==> flow/design.v (excerpt) <==
module desiredDrive_reg(
    input clk, rst_n,
    input [11:0] avg_torque,
    input [4:0] cadence,
    input not_pedaling,
    input [12:0] incline,
    input [2:0] scale,
    output logic [11:0] target_curr
);
Size in the first run: about 1300 cells after synthesis, roughly 48 I/O pins, roughly 11000 um^2 of cells after synthesis.
==> flow/config.mk <==
export PLATFORM = sky130hd
export DESIGN_NAME = desiredDrive_reg
export DESIGN_NICKNAME = desiredDrive_reg
export VERILOG_FILES = /design/flow/design.v
export SDC_FILE = /design/flow/constraint.sdc
export NUM_CORES = 4
export LEC_CHECK = 0
export CAP_MARGIN = 20
export CORE_MARGIN = 2
export CORE_UTILIZATION = 65
export SLEW_MARGIN = 20
==> flow/constraint.sdc <==
create_clock -name core_clock -period 16.3 [get_ports {clk}]
set_input_delay 3.2600 -clock core_clock [delete_from_list [all_inputs] [get_ports {clk}]]
set_output_delay 3.2600 -clock core_clock [all_outputs]
set_load 0.01 [all_outputs]
run.sh (not shown) runs the stock make flow with config.mk's settings and CLKGATE_MAP_FILE=.
The first run went through all stages and came out clean.
Next try:
- CORE_UTILIZATION: 65 -> 63
- clock period: 16.3 -> 10.7 ns (I/O delays scaled with it)
=> The changed run completed and failed the layout checks on setup timing; routed wire length grows by 24%; register-to-register slack got worse by 3.5 ns; final area increases by 21%; worst setup slack is worse by 3.5 ns; die area climbs by 3.1%; cell count came out higher by 14%; non-clock buffer count is higher by 218; clock skew went down by 0.011 ns.
Next try:
- CORE_UTILIZATION: 63 -> 72
- PLACE_DENSITY_LB_ADDON: default -> 0.2
- clock period: 10.7 -> 11.4 ns (I/O delays scaled with it)
Result:
- The changed run finished with setup timing left
- clock skew grows by 0.012 ns
- final area shrinks by 6.6%
- core utilization grows by 5.3 points
- worst hold slack gets worse by 0.019 ns
- cell count shrinks by 8.3%
- register-to-register slack gets better by 0.05 ns
- maximum frequency shrinks by 5.5%
- die size shrinks by 12%
- first-iteration DRC count grows by 100%
- global-route usage grows by 2.1 points
Next try:
- CORE_UTILIZATION: 72 -> 40
- PLACE_DENSITY_LB_ADDON: 0.2 -> default
- clock period: 11.4 -> 10.7 ns (I/O delays scaled with it)
Outcome:
- The new run produced a layout that fails on setup timing
- design area rises by about 8%
- setup slack got worse by 0.035 ns
- wire length falls by 21%
- non-clock buffer count rises by 116
- cell count rises by 18%
Next try:
- CORE_ASPECT_RATIO: default -> 1.75
- MAX_ROUTING_LAYER: default -> met4
- clock period: 10.7 -> 13.0 ns (I/O delays scaled with it)
With this change the flow completed with no timing, DRC or antenna violations.
Maximum frequency is lower by about 7.5%.
Global-route usage is lower by 0.67 points.
Register-to-register slack gains 1.4 ns.
First-iteration DRC count is lower by 28%.
Worst hold slack loses 0.026 ns.
Synthesized cell count is unchanged.
Clock skew is higher by 0.0093 ns.
Area after synthesis is unchanged.
Utilization is lower by 8.5 points.
Worst setup slack gains 1.4 ns.
Next try:
- CORE_ASPECT_RATIO: 1.75 -> default
- CTS_CLUSTER_DIAMETER: default -> 63
- CTS_CLUSTER_SIZE: default -> 100
- MAX_ROUTING_LAYER: met4 -> default
- TNS_END_PERCENT: default -> 20
What happened: The changed run finished with timing, DRC and antenna clean. Final cell count hardly moves. Non-clock buffer count falls by 4. Worst setup slack is better by 0.053 ns. Routed wire length falls by 2.9%.

* * *

desiredDrive_reg again, from the RTL that the note above started with.
clock: 3.93 ns
lec_check: 0
cap_margin: 20
core_margin: 2
core_utilization: 72
cts_cluster_size: 28
place_density_lb_addon: 0.2
setup_slack_margin: 1.11
slew_margin: 20
The starting point failed in global routing (5_1_grt).
Next try:
ABC_AREA = 1   (was unset)
CTS_CLUSTER_SIZE = unset   (was 28)
PLACE_DENSITY_LB_ADDON = unset   (was 0.2)
SETUP_SLACK_MARGIN = 0.52   (was 1.11)
clock period = 5.99 ns   (was 3.93 ns; I/O delays follow)
Now the flow did not get past clock tree synthesis (4_1_cts).
Area after synthesis is higher by 1.2%.
Die size is higher by 1.2%.
Synthesized cell count is higher by 14%.
Next try:
ABC_AREA = unset   (was 1)
CORE_UTILIZATION = 40   (was 72)
SETUP_SLACK_MARGIN = unset   (was 0.52)
clock period = 13.0 ns   (was 5.99 ns; I/O delays follow)
Effect: This time the run passed the timing, DRC and antenna checks; synthesized cell count shrinks by about 13%; synthesized area shrinks by about 1.2%; die size grows by 75%.

* * *

== wip/quartz ==
desiredDrive_reg again, from the RTL that the note above started with.
clock: 11.5 ns
lec_check: 0
abc_area: 1
cap_margin: 15
core_margin: 2
core_utilization: 72
cts_cluster_diameter: 300
cts_cluster_size: 99
slew_margin: 20
tns_end_percent: 10
The layout from wip/quartz, despite a flow that completed every stage, fails the layout checks, with the failing checks listed as negative setup slack.
For wip/zinc, these inputs were changed with respect to wip/quartz:
- CAP_MARGIN now 0, was 15
- TNS_END_PERCENT no longer set, was 10
- PLACE_DENSITY now 0.38, previously not set
- CTS_CLUSTER_DIAMETER no longer set, was 300
- CTS_CLUSTER_SIZE no longer set, was 99
- ABC_AREA no longer set, was 1
- the clock period (ns, I/O delays scaled along) now 11.2, was 11.5
## What came out
To summarise wip/zinc: no stage aborted, but the layout did not pass its checks, failing on negative setup slack.
Height of the chip in wip/zinc is 0.59% below wip/quartz.
Largest stage delay on the critical path (higher): wip/quartz
In the final reports, the cell area of wip/zinc is larger than that of wip/quartz.
Register-to-register slack | wip/zinc below wip/quartz
Relative to wip/quartz, number of global-route vias before repair has increased by about 0.9% in wip/zinc.
Re fraction of standard cell area that is sequential: wip/zinc is 0.18 points down on wip/quartz.
Of wip/quartz and wip/zinc, the run reporting the lower cell count was wip/zinc.
Hold slack (lower): wip/quartz
Relative to wip/zinc, the following input files were edited for wip/fjord:
- CAP_MARGIN: 0 -> 20
- PLACE_DENSITY: 0.38 -> unset
- SETUP_SLACK_MARGIN: unset -> -0.58
- ABC_AREA: unset -> 1
- the clock period (ns, I/O delays scaled along): 11.2 -> 5.99
## What came out
wip/fjord failed in clock tree synthesis (4_1_cts) with DPL-0033.
Die width (lower): wip/zinc
Compared wip/fjord vs wip/zinc, and adder-cell area share of the yosys netlist is down in wip/fjord.
Measured against each other, wip/fjord and wip/zinc differ in fraction of synthesized area in multiplexers, the lower figure coming from wip/fjord.
Area fraction in compound gates after synthesis: wip/fjord < wip/zinc
Summary of wip/fjord over wip/zinc: yosys-reported design area after synthesis higher; synthesized area higher.
Input-level comparison between wip/garnet and wip/fjord:
- CORE_UTILIZATION changed from 72 to 66
- SETUP_SLACK_MARGIN removed (was -0.58)
- the clock period (ns, I/O delays scaled along) changed from 5.99 to 6.43
Results
Compared with wip/fjord, in wip/garnet post-detailed-placement cell area now sits at about the same level; routability-driven placement congestion ratio went up; number of enable-type register cells in the synthesized netlist was more or less identical; core area +0.0014 mm^2; post-placement cell count increased 1.2%.
Summary — die width, wip/garnet relative to wip/fjord: higher, by 5.6 um.
wip/garnet: it failed with a tool error in global routing (5_1_grt), so there are no final results.
Post-place setup slack in wip/garnet vs wip/fjord: up 0.75 ns
Comparing wip/garnet with wip/fjord, the post-synthesis share of cell area spent on full adders, half adders and majority gates came out essentially unchanged.
Post-detailed-placement half-perimeter wirelength down 18% in wip/garnet wrt wip/fjord
Effective utilization at floorplan ends up lower on wip/garnet.
> inputs changed (wip/garnet -> wip/juniper)
- removing ABC_AREA (formerly 1)
- changing the clock period (ns, I/O delays scaled along) from 6.43 to 10.7
[summary]
- wip/juniper -> stages 100% | layout checks FAIL | negative setup slack
- Taking wip/juniper as 1.0, wip/garnet lands at 1.14 on gate count after technology mapping.
- Compared with wip/garnet, in wip/juniper post-cts sizing count fell 72%; parity-gate share of the synthesized area counting xor and xnor cells rose 0.98 points; die area fell 210 um^2; post-cts hold buffer count about even.
- Post-synth design cell area for wip/juniper is lower than for wip/garnet.
